==> inputs of try-sierra <==
==> flow/design.v <==
module ari_unit #(parameter width =16,parameter MSB=32)  
(      input      [width-1:0] A,
       input      [width-1:0] B,
       input                  clk,
       input                  rest,
       input      [1:0]       alu_fun,
       input                  ari_EN,
       output reg [width-1:0] ari_out,  
       output reg             carry_out,
       output reg             ari_flag
       );
       reg  [width-1:0] ari_out_reg;  
 always @(posedge clk or negedge rest)  
       begin 
         if(!rest)
        ari_out <='b0;
      else
          ari_out <=ari_out_reg;
       end  
 always @(*)
      begin 
        carry_out=1'b0;
        ari_flag=1'b0;
        ari_out_reg='b0;
        if(ari_EN)
          begin
          case(alu_fun)    
          2'b00: begin
                 { carry_out,ari_out_reg}=A+B;
                  ari_flag=1'b1;
                  end 
          2'b01:begin
                {carry_out,ari_out_reg}=A-B;                  
                 ari_flag=1'b1;
                end                               
          2'b10:begin
                ari_out_reg=A*B;
                ari_flag=1'b1;
                end                                 
          2'b11:begin
                if(B=='b0)
                  ari_out_reg={width{1'b1}};  
                else
                  ari_out_reg=A/B;
                ari_flag=1'b1;
               end                   
          default: ari_out_reg='b0; 
          endcase
        end  
        else
            begin
            ari_out_reg='b0;
            end   
      end
  endmodule   
module cmp_unit #(parameter width =16)  
(      input      [width-1:0] A,
       input      [width-1:0] B,
       input                  clk,
       input                  rest,
       input      [1:0]       alu_fun,
       input                  cmp_EN,
       output reg [width-1:0] cmp_out,
       output reg             cmp_flag
       );
       reg [width-1:0]  cmp_out_reg; 
 always @(posedge clk or negedge rest)   
       begin 
         if(!rest)
        cmp_out <='b0;
      else
          cmp_out <=cmp_out_reg;
       end  
 always @(*)
      begin 
        cmp_flag=1'b0;
        cmp_out_reg=1'b0;
        if(cmp_EN)
          begin
              case(alu_fun)    
              2'b00: begin
                        cmp_out_reg='b0;
                        cmp_flag=1'b1;
                     end                                       
              2'b01:begin
                     if(A==B)
                       begin
                        cmp_out_reg='b1;
                        cmp_flag=1'b1;
                       end 
                      else
                        begin
                        cmp_out_reg='b0;
                        end
                    end
              2'b10:begin
                     if(A>B)
                       begin
                        cmp_out_reg='b10;
                        cmp_flag=1'b1;
                       end 
                      else
                        begin
                        cmp_out_reg='b0;
                        end
                    end
              2'b11:begin
                     if(A<B)
                       begin
                        cmp_out_reg='b11;
                        cmp_flag=1'b1;
                       end 
                      else
                        begin
                        cmp_out_reg='b0;
                        end
                    end
              default: cmp_out_reg='b0; 
              endcase
       end        
       else
          begin
          cmp_out_reg='b0;
          end 
      end
  endmodule   
module log_unit #(parameter width =16)  
(      input      [width-1:0] A,
       input      [width-1:0] B,
       input                  clk,
       input                  rest,
       input      [1:0]       alu_fun,
       input                  log_EN,
       output reg [width-1:0] log_out,
       output reg             log_flag
       );
       reg  [width-1:0] log_out_reg; 
 always @(posedge clk or negedge rest)   
       begin 
         if(!rest)
        log_out <=1'b0;
      else
          log_out <=log_out_reg;
       end  
 always @(*)
      begin 
        log_flag=1'b0;
        log_out_reg='b0;
        if(log_EN)
        begin  
             case(alu_fun)    
             2'b00: begin                    
                        log_out_reg=A&B;
                        log_flag=1'b1;
                    end                                     
            2'b01:begin     
                        log_out_reg=A|B;
                        log_flag=1'b1;
                   end     
            2'b10:begin                  
                        log_out_reg=~(A&B);
                        log_flag=1'b1;
                  end                    
           2'b11:begin           
                        log_out_reg=~(A|B);
                        log_flag=1'b1;
                 end                  
           default: log_out_reg='b0; 
          endcase  
        end
        else
            begin
            log_out_reg='b0;
            end
      end      
  endmodule   
module shift_unit #(parameter width =16)  
(      input      [width-1:0] A,
       input      [width-1:0] B,
       input                  clk,
       input                  rest,
       input      [1:0]       alu_fun,
       input                  shift_EN,
       output reg [(width*2)-1:0] shift_out,
       output reg             shift_flag
       );
       reg  [(width*2)-1:0]  shift_out_reg; 
 always @(posedge clk or negedge rest)   
       begin 
         if(!rest)
        shift_out <='b0;
      else
          shift_out <=shift_out_reg;
       end  
 always @(*)
      begin 
        shift_flag=1'b0;
        shift_out_reg='b0;
        if(shift_EN)
          begin
          case(alu_fun)    
              2'b00:begin              
                        shift_out_reg=A>>1;
                        shift_flag=1'b1;
                    end                                   
              2'b01:begin
                        shift_out_reg=A<<1;
                        shift_flag=1'b1;
                    end                 
              2'b10:begin
                        shift_out_reg=B>>1;
                        shift_flag=1'b1;
                    end 
              2'b11:begin   
                        shift_out_reg=B<<1;
                        shift_flag=1'b1;
                    end 
             default: shift_out_reg='b0; 
             endcase  
          end
          else
             begin
             shift_out_reg='b0;
             end
      end       
  endmodule   
module dec_unit   
(     
       input           [1:0]     alu_fun,
       output    reg             ari_EN,
       output    reg             log_EN,
       output    reg             cmp_EN,
       output    reg             shift_EN
       );
 always @(*)  
       begin 
       ari_EN=1'b0;
       log_EN=1'b0;
       cmp_EN=1'b0;
       shift_EN=1'b0;
       casex(alu_fun)
         2'b00:ari_EN=1'b1;
         2'b11:shift_EN=1'b1;
         2'b10:cmp_EN=1'b1;
         2'b01:log_EN=1'b1;
         default: begin
                   ari_EN=1'b0;
                   log_EN=1'b0;
                   cmp_EN=1'b0;
                   shift_EN=1'b0;
                  end
       endcase           
       end         
endmodule 
module ALU_TOP #(parameter wid =16,parameter MB=32)   
  (
   input  wire [wid-1:0] A,
   input  wire [wid-1:0] B,
   input  wire [3:0]     alu_fun,
   input  wire           clk,
   input  wire           rest,
   output wire  [wid-1:0]  ari_out,   
   output wire            carry_out,
   output wire            ari_flag,
   output wire  [wid-1:0] log_out,
   output wire            log_flag,
   output wire  [wid-1:0] cmp_out,
   output wire            cmp_flag,
   output wire  [wid-1:0] shift_out,
   output wire            shift_flag
   ); 
  wire  AR_EN,LO_EN,CM_EN,SH_EN; 
  wire [1:0]  ms,ls;
  assign ms=alu_fun[1:0];
  assign ls=alu_fun[3:2];
  ari_unit U_arithmatic (
  .A(A),
  .B(B),
  .clk(clk),
  .rest(rest),
  .alu_fun(ms),
  .ari_EN(AR_EN),
  .ari_out(ari_out),
  .carry_out(carry_out),
  .ari_flag(ari_flag)
  );
  cmp_unit U_compare (
  .A(A),
  .B(B),
  .clk(clk),
  .rest(rest),
  .alu_fun(ms),
  .cmp_EN(CM_EN),
  .cmp_out(cmp_out),
  .cmp_flag(cmp_flag)
  );
  log_unit U_logic (
  .A(A),
  .B(B),
  .clk(clk),
  .rest(rest),
  .alu_fun(ms),
  .log_EN(LO_EN),
  .log_out(log_out),
  .log_flag(log_flag)
  );
  shift_unit U_shift (
  .A(A),
  .B(B),
  .clk(clk),
  .rest(rest),
  .alu_fun(ms),
  .shift_EN(SH_EN),
  .shift_out(shift_out),
  .shift_flag(shift_flag)
  );
  dec_unit U_decoder (
  .alu_fun(ls),
  .cmp_EN(CM_EN),
  .ari_EN(AR_EN),
  .shift_EN(SH_EN),
  .log_EN(LO_EN)
  );
endmodule 
==> flow/run.sh <==
#!/bin/bash
# the make line also repeats each setting of config.mk as NAME=value (left out here)
make -C /OpenROAD-flow-scripts/flow DESIGN_CONFIG=/design/flow/config.mk WORK_HOME=/design/flow/orfs CLKGATE_MAP_FILE= finish
==> flow/config.mk <==
export PLATFORM = sky130hd
export DESIGN_NAME = ALU_TOP
export DESIGN_NICKNAME = ALU_TOP
export VERILOG_FILES = /design/flow/design.v
export SDC_FILE = /design/flow/constraint.sdc
export NUM_CORES = 4
export LEC_CHECK = 0
export ABC_AREA = 1
export CAP_MARGIN = 20
export CORE_ASPECT_RATIO = 0.99
export CORE_MARGIN = 2
export CORE_UTILIZATION = 70
export CTS_CLUSTER_DIAMETER = 196
export CTS_CLUSTER_SIZE = 68
export HOLD_SLACK_MARGIN = 0.06
export MAX_ROUTING_LAYER = met5
export PLACE_DENSITY = 0.62
export SETUP_SLACK_MARGIN = -0.94
export SLEW_MARGIN = 20
export TNS_END_PERCENT = 90
==> flow/constraint.sdc <==
create_clock -name core_clock -period 29.5 [get_ports {clk}]
set_input_delay 5.9000 -clock core_clock [delete_from_list [all_inputs] [get_ports {clk}]]
set_output_delay 5.9000 -clock core_clock [all_outputs]
set_load 0.01 [all_outputs]
==> try-willow: changes against try-sierra <==
Settings changed: CORE_ASPECT_RATIO 0.99 to 1.12, CORE_MARGIN 2 to 6, CORE_UTILIZATION 70 to 58, PLACE_DENSITY 0.62 to 0.43, SETUP_SLACK_MARGIN -0.94 to -1.64, SLEW_MARGIN 20 to 0, TNS_END_PERCENT 90 to 10.
==> results <==
Result of the run: try-willow failed layout checks; try-sierra failed layout checks
Layout check failures: try-willow negative setup slack; try-sierra negative setup slack
Met3 layer wire length in the routed design: try-willow 4.017 mm; try-sierra 10.16 mm
Number of inserted filler cells in the final layout: try-willow 2342; try-sierra 1166
End-of-flow core utilization: try-willow 0.6915; try-sierra 0.8747
Placement Cell Area: try-willow 17300 µm²; try-sierra 17070 µm²
Amount of wire on met2 after detailed routing: try-willow 24.42 mm; try-sierra 26.45 mm
Data required time of the critical path: try-willow 29690 ps; try-sierra 29700 ps
Areal power density over the cells: try-willow 41.94 nW/µm²; try-sierra 42.88 nW/µm²
Global-route usage over all layers: try-willow 0.3342; try-sierra 0.4464
Share of power burned in the clock network: try-willow 0.076; try-sierra 0.082
Count of standard-cell rows: try-willow 62; try-sierra 54
Number of non-filler instances in the completed layout: try-willow 2859; try-sierra 2825
Die x size: try-willow 166.0 µm; try-sierra 153.1 µm
Final Cycle Share: try-willow 1.001; try-sierra 1.058
Combinational share of power: try-willow 0.823; try-sierra 0.825
Setup slack of the critical path after layout: try-willow -18.44 ps; try-sierra -1700 ps
Number of global-route vias before repair: try-willow 15700; try-sierra 15810

---

==> job 1419: inputs <==
// ALU_TOP: RTL as listed in full above, without the edits since
export LEC_CHECK = 0
export ABC_AREA = 1
export CAP_MARGIN = 20
export CORE_MARGIN = 2
export CORE_UTILIZATION = 71
export PLACE_DENSITY = 0.39
export SLEW_MARGIN = 20
create_clock -name core_clock -period 15.2 [get_ports {clk}]
run.sh (not shown) runs the stock make flow with config.mk's settings and CLKGATE_MAP_FILE=.
==> job 5970 (differences from job 1419) <==
Settings changed: CORE_UTILIZATION 71 to 62, CTS_CLUSTER_DIAMETER set to 168, CTS_CLUSTER_SIZE set to 99, PLACE_DENSITY 0.39 to unset, TNS_END_PERCENT set to 10.
==> flow/constraint.sdc (replaced) <==
create_clock -name core_clock -period 19.1 [get_ports {clk}]
set_input_delay 3.8200 -clock core_clock [delete_from_list [all_inputs] [get_ports {clk}]]
set_output_delay 3.8200 -clock core_clock [all_outputs]
set_load 0.01 [all_outputs]
==> job 8920 (differences from job 1419) <==
Settings changed: ABC_AREA 1 to unset, CORE_UTILIZATION 71 to 40, PLACE_DENSITY 0.39 to unset, PLACE_DENSITY_LB_ADDON set to 0.23, SETUP_SLACK_MARGIN set to 5.0.
==> flow/constraint.sdc (replaced) <==
create_clock -name core_clock -period 35.0 [get_ports {clk}]
set_input_delay 7.0000 -clock core_clock [delete_from_list [all_inputs] [get_ports {clk}]]
set_output_delay 7.0000 -clock core_clock [all_outputs]
set_load 0.01 [all_outputs]
==> metrics.log <==
[metrics] run summary
INFO  metric run_status = timing/DRC/antenna clean
INFO  metric dpl_worst_slack = 0.007560 ns
INFO  metric adder_share = 30.67%
INFO  metric yosys.area_share.xor_xnor = 7.719%
INFO  metric placement_rows = 70
INFO  metric common_cells = 236 x ha_1, 197 x nor2_1, 185 x nand2_1
INFO  metric synthCells = 1,936
INFO  metric synthSimpleGateAreaFrac = 19.01%
INFO  metric place.detailed.hpwl = 42,740 um
INFO  metric chip_width = 197.5 um
INFO  metric mappedNetlistArea = 14,980 um2
INFO  metric yosysSeqAreaShare = 8.354%
INFO  metric dieHeight = 197.5 um
INFO  metric initCoreUtil = 40.72%
(the above is from job 8920)
==> metrics.log <==
[metrics] run summary
INFO  metric run_status = failed layout checks
INFO  metric so.violations = setup timing
INFO  metric yosysSeqAreaShare = 8.120%
INFO  metric synthCells = 2,344
INFO  metric placement_rows = 57
INFO  metric dieHeight = 161.7 um
INFO  metric timing.final.setup_violations = 7
INFO  metric adder_share = 29.81%
INFO  metric common_cells = 564 x nand2_1, 406 x inv_1, 236 x ha_1
INFO  metric yosys.area_share.xor_xnor = 4.263%
INFO  metric place.detailed.hpwl = 46,730 um
INFO  metric final.setup.worst_slack = -10.65 ns
(the above is from job 5970)
==> metrics.log <==
[flow] collecting metrics
INFO  metric mappedNetlistArea = 15,410 um2
INFO  metric placement_rows = 53
INFO  metric stop_stage = clock tree synthesis (4_1_cts)
INFO  metric synthCells = 2,344
INFO  metric error_line = [ERROR DPL-0038] Utilization greater than 100%, impossible to legalize
INFO  metric initCoreUtil = 72.85%
INFO  metric dpl_worst_slack = -13.35 ns
INFO  metric yosysSeqAreaShare = 8.120%
INFO  metric synthSimpleGateAreaFrac = 29.68%
INFO  metric place.detailed.hpwl = 53,990 um
INFO  metric run_status = stopped before the end
INFO  metric yosys.area_share.xor_xnor = 4.263%
INFO  metric adder_share = 29.81%
(the above is from job 1419)

---

==> build 51: inputs <==
RTL: the design.v shown in full above, as it stands there.
Settings: LEC_CHECK=0, ABC_AREA=1, CAP_MARGIN=15, CORE_ASPECT_RATIO=1.12, CORE_MARGIN=2, CORE_UTILIZATION=70, CTS_CLUSTER_DIAMETER=196, CTS_CLUSTER_SIZE=35, MAX_ROUTING_LAYER=met5, PLACE_DENSITY=0.5, SETUP_SLACK_MARGIN=-0.4, SLEW_MARGIN=20, TNS_END_PERCENT=90; clock period 13.2 ns.
==> inputs of build 63, as changes to build 51 <==
==> flow/config.mk (replaced) <==
export PLATFORM = sky130hd
export DESIGN_NAME = ALU_TOP
export DESIGN_NICKNAME = ALU_TOP
export VERILOG_FILES = /design/flow/design.v
export SDC_FILE = /design/flow/constraint.sdc
export NUM_CORES = 4
export LEC_CHECK = 0
export ABC_AREA = 1
export CAP_MARGIN = 20
export CORE_MARGIN = 2
export CORE_UTILIZATION = 59
export CTS_CLUSTER_SIZE = 98
export SLEW_MARGIN = 20
export TNS_END_PERCENT = 25
==> flow/constraint.sdc (replaced) <==
create_clock -name core_clock -period 19.0 [get_ports {clk}]
set_input_delay 3.8000 -clock core_clock [delete_from_list [all_inputs] [get_ports {clk}]]
set_output_delay 3.8000 -clock core_clock [all_outputs]
set_load 0.01 [all_outputs]
==> results <==
| quantity | build 63 | build 51 |
|---|---|---|
| Main flop type after synthesis | sky130_fd_sc_hd__dfrtp_1 | sky130_fd_sc_hd__dfrtp_1 |
| Number of standard cells reported by yosys | 2344 | 2344 |
| Count of boundary I/O pins | 107 | 107 |
| Number of enable flip-flop cells | 0 | 0 |
| Post-synthesis share of cell area spent on and-or and or-and gates | 14.5% | 14.5% |
| Die Area | 0.0274 sq mm | 0.0232 sq mm |
| Die outline height | 166 um | 161 um |
| Post-synth ARST share | 100% | 100% |
| Number of register bits inferred by synthesis | 50 | 50 |
| Cell type contributing the most total cell area after synthesis | sky130_fd_sc_hd__ha_1 | sky130_fd_sc_hd__ha_1 |
| Dpl cells | 3151 | 3116 |
| Floorplan row count | 59 | 57 |
| Port bufs | 92 | 92 |
| Fraction of synthesized area in multiplexers | 0% | 0% |
| Post-synthesis sequential area ratio | 8.12% | 8.12% |
| Avg Cell Area, Syn | 6.57 sq um | 6.57 sq um |
| Result of the run | finished with violations | aborted with a tool error |
| Stage where the flow stopped | - | clock tree synthesis |
| Reasons for failing layout checks | negative setup slack | - |
| Pre-CTS setup slack | -9100 ps | -14660 ps |
| Routability cong. | 1.03 | 1.15 |
| HPWL Detailed | 45900 um | 52200 um |
| Width of the die | 166 um | 144 um |
| Area after detailed placement | 0.0200 sq mm | 0.0202 sq mm |
| Area of the core region | 0.0258 sq mm | 0.0217 sq mm |
| Floorplan Utilization | 59.6% | 71.1% |
| Synth warn | 6 | 6 |
| Area figure in the yosys stat output | 0.0154 sq mm | 0.0154 sq mm |

---

==> run D: inputs <==
// ALU_TOP: RTL as listed in full above, without the edits since
make LEC_CHECK=0 CAP_MARGIN=0 CORE_ASPECT_RATIO=1.67 CORE_MARGIN=3 CORE_UTILIZATION=40 CTS_CLUSTER_DIAMETER=330 CTS_CLUSTER_SIZE=58 GPL_ROUTABILITY_DRIVEN=0 MAX_ROUTING_LAYER=met4 PLACE_DENSITY_LB_ADDON=0.23 SETUP_SLACK_MARGIN=5.0 SLEW_MARGIN=40 TNS_END_PERCENT=45 finish   # period 35.0 ns
==> run X (differences from run D) <==
Settings changed: ABC_AREA set to 1, CAP_MARGIN 0 to 20, CORE_ASPECT_RATIO 1.67 to unset, CORE_MARGIN 3 to 2, CORE_UTILIZATION 40 to 56, CTS_CLUSTER_DIAMETER 330 to unset, CTS_CLUSTER_SIZE 58 to unset, GPL_ROUTABILITY_DRIVEN 0 to unset, MAX_ROUTING_LAYER met4 to unset, PLACE_DENSITY_LB_ADDON 0.23 to unset, SETUP_SLACK_MARGIN 5.0 to unset, SLEW_MARGIN 40 to 20, TNS_END_PERCENT 45 to 10.
==> flow/constraint.sdc (replaced) <==
create_clock -name core_clock -period 19.1 [get_ports {clk}]
set_input_delay 3.8200 -clock core_clock [delete_from_list [all_inputs] [get_ports {clk}]]
set_output_delay 3.8200 -clock core_clock [all_outputs]
set_load 0.01 [all_outputs]
==> impl_metrics.xml <==
<?xml version="1.0" encoding="UTF-8"?>
<metrics>
  <group name="outcome">
    <metric name="status" unit="">complete, but fails checks</metric>
    <metric name="check-failures" unit="">setup timing</metric>
  </group>
  <group name="pwr">
    <metric name="pwr.group.combinational" unit="W">0.00110</metric>
    <metric name="clock_power_share" unit="%">9.0</metric>
  </group>
  <group name="synthesis">
    <metric name="adder_share" unit="%">29.8</metric>
    <metric name="synth-area-yosys" unit="µm²">15400</metric>
    <metric name="ys_seq_share" unit="%">8.12</metric>
  </group>
  <group name="cts">
    <metric name="cts.repair.resized" unit="">137</metric>
  </group>
  <group name="die">
    <metric name="placeableCoreArea" unit="µm²">27000</metric>
    <metric name="floorplan.tapcells" unit="">341</metric>
  </group>
  <group name="sta">
    <metric name="setup_viol" unit="">6</metric>
    <metric name="max_freq" unit="MHz">35.8</metric>
    <metric name="fin_ws" unit="ns">-8.80</metric>
  </group>
  <group name="routing">
    <metric name="m1WireLength" unit="µm">23300</metric>
  </group>
  <group name="worst_setup_path">
    <metric name="arrival" unit="ns">28.10</metric>
  </group>
  <group name="finish">
    <metric name="finish.instance_area" unit="µm²">22000</metric>
    <metric name="n_all_buffers" unit="">615</metric>
  </group>
  <group name="global_routing">
    <metric name="grt_util_met3" unit="%">6.47</metric>
  </group>
</metrics>
That was run X.
==> impl_metrics.xml <==
<?xml version="1.0" encoding="UTF-8"?>
<metrics>
  <group name="outcome">
    <metric name="status" unit="">finished clean</metric>
  </group>
  <group name="sta">
    <metric name="maxSlewHeadroom" unit="%">38.7</metric>
    <metric name="max_freq" unit="MHz">32.4</metric>
    <metric name="fin_ws" unit="ns">4.12</metric>
    <metric name="setup_viol" unit="">0</metric>
  </group>
  <group name="pwr">
    <metric name="clock_power_share" unit="%">6.5</metric>
    <metric name="pwr.group.combinational" unit="W">0.000663</metric>
  </group>
  <group name="flow_run">
    <metric name="timing.max_cap.violations" unit="">0</metric>
  </group>
  <group name="synthesis">
    <metric name="synth-area-yosys" unit="µm²">15000</metric>
    <metric name="ys_seq_share" unit="%">8.35</metric>
    <metric name="synth-seq-cells" unit="">50</metric>
  </group>
  <group name="cts">
    <metric name="cts.repair.resized" unit="">189</metric>
  </group>
  <group name="worst_setup_path">
    <metric name="arrival" unit="ns">31.07</metric>
  </group>
  <group name="die">
    <metric name="floorplan.tapcells" unit="">465</metric>
    <metric name="placeableCoreArea" unit="µm²">37000</metric>
  </group>
  <group name="global_routing">
    <metric name="grt_util_met3" unit="%">3.45</metric>
  </group>
  <group name="routing">
    <metric name="m1WireLength" unit="µm">21300</metric>
  </group>
</metrics>
That was run D.
No activity file was given, so power comes from the tool's default toggle rates.
